## run 1
Design labyrinth_car, start of the top module:
module labyrinth_car
(
	input  		 clk	,
	input  		 rst	,	 
	input  		 echoR,
	input  		 echoL,
	input  		 echoM,
	output 		 trigR,	 
	output 		 trigL,
	output 		 trigM,
	output 		 Tx	,
	output [3:0] motors_PWM,
	output 		 led,
	output 		 buzzer
);
For scale: about 15 I/O pins, about 0.021 sq mm of cells after synthesis.
clock: 3.95 ns
lec_check: 0
abc_area: 1
cap_margin: 20
cell_pad_in_sites_detail_placement: 0
core_margin: 2
core_utilization: 72
cts_cluster_diameter: 235
cts_cluster_size: 26
gpl_routability_driven: 0
min_routing_layer: met1
place_density_lb_addon: 0.13
setup_slack_margin: 0.18
slew_margin: 10
run.sh (not shown) runs the stock make flow with config.mk's settings and CLKGATE_MAP_FILE=.
Run 1 completed end to end; final checks failed (setup timing).
> inputs changed (run 1 -> run 2)
# run 1
export LEC_CHECK = 0
export ABC_AREA = 1
export CAP_MARGIN = 20
export CELL_PAD_IN_SITES_DETAIL_PLACEMENT = 0
export CORE_MARGIN = 2
export CORE_UTILIZATION = 72
export CTS_CLUSTER_DIAMETER = 235
export CTS_CLUSTER_SIZE = 26
export GPL_ROUTABILITY_DRIVEN = 0
export MIN_ROUTING_LAYER = met1
export PLACE_DENSITY_LB_ADDON = 0.13
export SETUP_SLACK_MARGIN = 0.18
export SLEW_MARGIN = 10
create_clock -name core_clock -period 3.95 [get_ports {clk}]
# run 2
export LEC_CHECK = 0
export CAP_MARGIN = 20
export CELL_PAD_IN_SITES_DETAIL_PLACEMENT = 0
export CORE_MARGIN = 4
export CORE_UTILIZATION = 72
export CTS_CLUSTER_SIZE = 26
export GPL_ROUTABILITY_DRIVEN = 1
export MIN_ROUTING_LAYER = met1
export PLACE_DENSITY_LB_ADDON = 0.13
export SETUP_SLACK_MARGIN = 1.23
export SLEW_MARGIN = 10
create_clock -name core_clock -period 4.35 [get_ports {clk}]
Results
Run 2 completed end to end; final checks failed (setup timing). Re simple-gate share of the synthesized area: run 1 and run 2 aren't equal, and the lower value belongs to run 2. On part of the total power dissipated in combinational logic, the lower figure sits with run 2, not run 1. Setup slack in run 2 is larger than in run 1.
## Diff of input files: run 3 against run 2
# run 2
export LEC_CHECK = 0
export CAP_MARGIN = 20
export CELL_PAD_IN_SITES_DETAIL_PLACEMENT = 0
export CORE_MARGIN = 4
export CORE_UTILIZATION = 72
export CTS_CLUSTER_SIZE = 26
export GPL_ROUTABILITY_DRIVEN = 1
export MIN_ROUTING_LAYER = met1
export PLACE_DENSITY_LB_ADDON = 0.13
export SETUP_SLACK_MARGIN = 1.23
export SLEW_MARGIN = 10
create_clock -name core_clock -period 4.35 [get_ports {clk}]
# run 3
export LEC_CHECK = 0
export CAP_MARGIN = 20
export CORE_MARGIN = 2
export CORE_UTILIZATION = 67
export SLEW_MARGIN = 20
create_clock -name core_clock -period 6.74 [get_ports {clk}]
--- outcome ---
Summary of run 2 and run 3: one run falls short of a clean finish, namely run 2. For the logic gate fraction of the total cell area, run 3 came in 1.3 points higher than run 2 did. Clock power (run 3 / run 2): 0.61. In run 3, the non-clock buffer count came out 80 below the value in run 2.
[inputs] run 4 vs run 3
# run 3
export LEC_CHECK = 0
export CAP_MARGIN = 20
export CORE_MARGIN = 2
export CORE_UTILIZATION = 67
export SLEW_MARGIN = 20
create_clock -name core_clock -period 6.74 [get_ports {clk}]
# run 4
export LEC_CHECK = 0
export CAP_MARGIN = 20
export CORE_MARGIN = 2
export CORE_UTILIZATION = 40
export SLEW_MARGIN = 20
create_clock -name core_clock -period 5.06 [get_ports {clk}]
### Flow results
Between run 4 and run 3, it is run 4 whose part of the cycle the worst path needs is higher, by 21 points.
Run 4 against run 3: cell area after placement higher, total number of placement rows higher.
The via count of the first global-routing pass number comes out lower for run 3 vs run 4.
Delta (run 4 minus run 3): clock skew dropped 0.0089 ns, total global routing track utilization shrank by 11 points, area of the multi-input gates higher.
Wire: run 4 routes more than run 3
Between run 4 and run 3, the post-synthesis cell count figures differ only marginally.
Input changes introduced in run 5 (baseline for comparison: run 4):
# run 4
export LEC_CHECK = 0
export CAP_MARGIN = 20
export CORE_MARGIN = 2
export CORE_UTILIZATION = 40
export SLEW_MARGIN = 20
create_clock -name core_clock -period 5.06 [get_ports {clk}]
# run 5
export LEC_CHECK = 0
export ABC_AREA = 1
export CAP_MARGIN = 20
export CORE_MARGIN = 2
export CORE_UTILIZATION = 70
export CTS_CLUSTER_SIZE = 93
export SLEW_MARGIN = 20
create_clock -name core_clock -period 6.05 [get_ports {clk}]
- For run 4, the startpoint of the worst setup timing path was AK.duty[14]$_SDFFE_PP0P_, unlike run 5, where it was AK.duty[11]$_SDFFE_PP0P_.
- Setup slack: run 5 more than run 4
- Total length of routed wires (run 5 vs. run 4) increases by a few percent
- The starting utilization of the core area of run 5 is higher than that of run 4.
- Measured against each other, run 4 and run 5 differ in number of violations reported at the end of detailed-routing iteration 0, the higher figure coming from run 5.
- Delta (run 5 minus run 4): mean post-synth cell area lower, wire length on met3 up 51%, horizontal die dimension shows a reduction of 55 um, final standard cell area without fillers now sits lower, total power shows a reduction of 17%.
- The run showing the smaller area added between synthesis and finish is run 5.

---

labyrinth_car again, from the RTL that the note above started with.
==> flow/design.v (excerpt) <==
module labyrinth_car
(
	input  		 clk	,
	input  		 rst	,	 
	input  		 echoR,
	input  		 echoL,
	input  		 echoM,
	output 		 trigR,	 
	output 		 trigL,
	output 		 trigM,
	output 		 Tx	,
	output [3:0] motors_PWM,
	output 		 led,
	output 		 buzzer
);
export LEC_CHECK = 0
export CAP_MARGIN = 20
export CELL_PAD_IN_SITES_DETAIL_PLACEMENT = 2
export CORE_ASPECT_RATIO = 1.57
export CORE_MARGIN = 4
export CORE_UTILIZATION = 23
export CTS_CLUSTER_SIZE = 31
export GPL_ROUTABILITY_DRIVEN = 0
export GPL_TIMING_DRIVEN = 0
export MIN_ROUTING_LAYER = met1
export PLACE_DENSITY_LB_ADDON = 0.14
export SETUP_SLACK_MARGIN = 1.6
export SLEW_MARGIN = 10
export TNS_END_PERCENT = 45
create_clock -name core_clock -period 5.43 [get_ports {clk}]
Edit:
Settings changed: CELL_PAD_IN_SITES_DETAIL_PLACEMENT 2 to unset, CORE_ASPECT_RATIO 1.57 to unset, CORE_MARGIN 4 to 2, CORE_UTILIZATION 23 to 70, CTS_CLUSTER_SIZE 31 to unset, GPL_ROUTABILITY_DRIVEN 0 to unset, GPL_TIMING_DRIVEN 0 to unset, MIN_ROUTING_LAYER met1 to unset, PLACE_DENSITY_LB_ADDON 0.14 to unset, SETUP_SLACK_MARGIN 1.6 to unset, SLEW_MARGIN 10 to 20, TNS_END_PERCENT 45 to unset.
Clock period 5.43 ns to 5.16 ns, I/O delays scaled along.
Outcome: The new run produced a clean layout; combinational power came out lower by 19%; worst setup slack loses 0.50 ns; power goes up by 4.0%; clock-buffer cell count goes down by 14; die area is lower by 67%; via count drops by 5.0%; utilization increases by 50 points; global-route usage rises by 15 points; routed wire length is lower by 36%; synthesized cell count is unchanged.
Edit:
Settings changed: CORE_UTILIZATION 70 to 72.
The changed run completed with no timing, DRC or antenna violations.
Setup slack gets better by 0.034 ns.
Hold slack hardly moves.
Sequential share of layout area is about the same.
Design area stays flat.
Wire length goes up by about 0.5%.
Count of clock-buffer cells in the layout stays the same.
Power goes up by about 1%.
Non-clock buffer count goes down by 1.
Power and IR drop assume default switching activity.
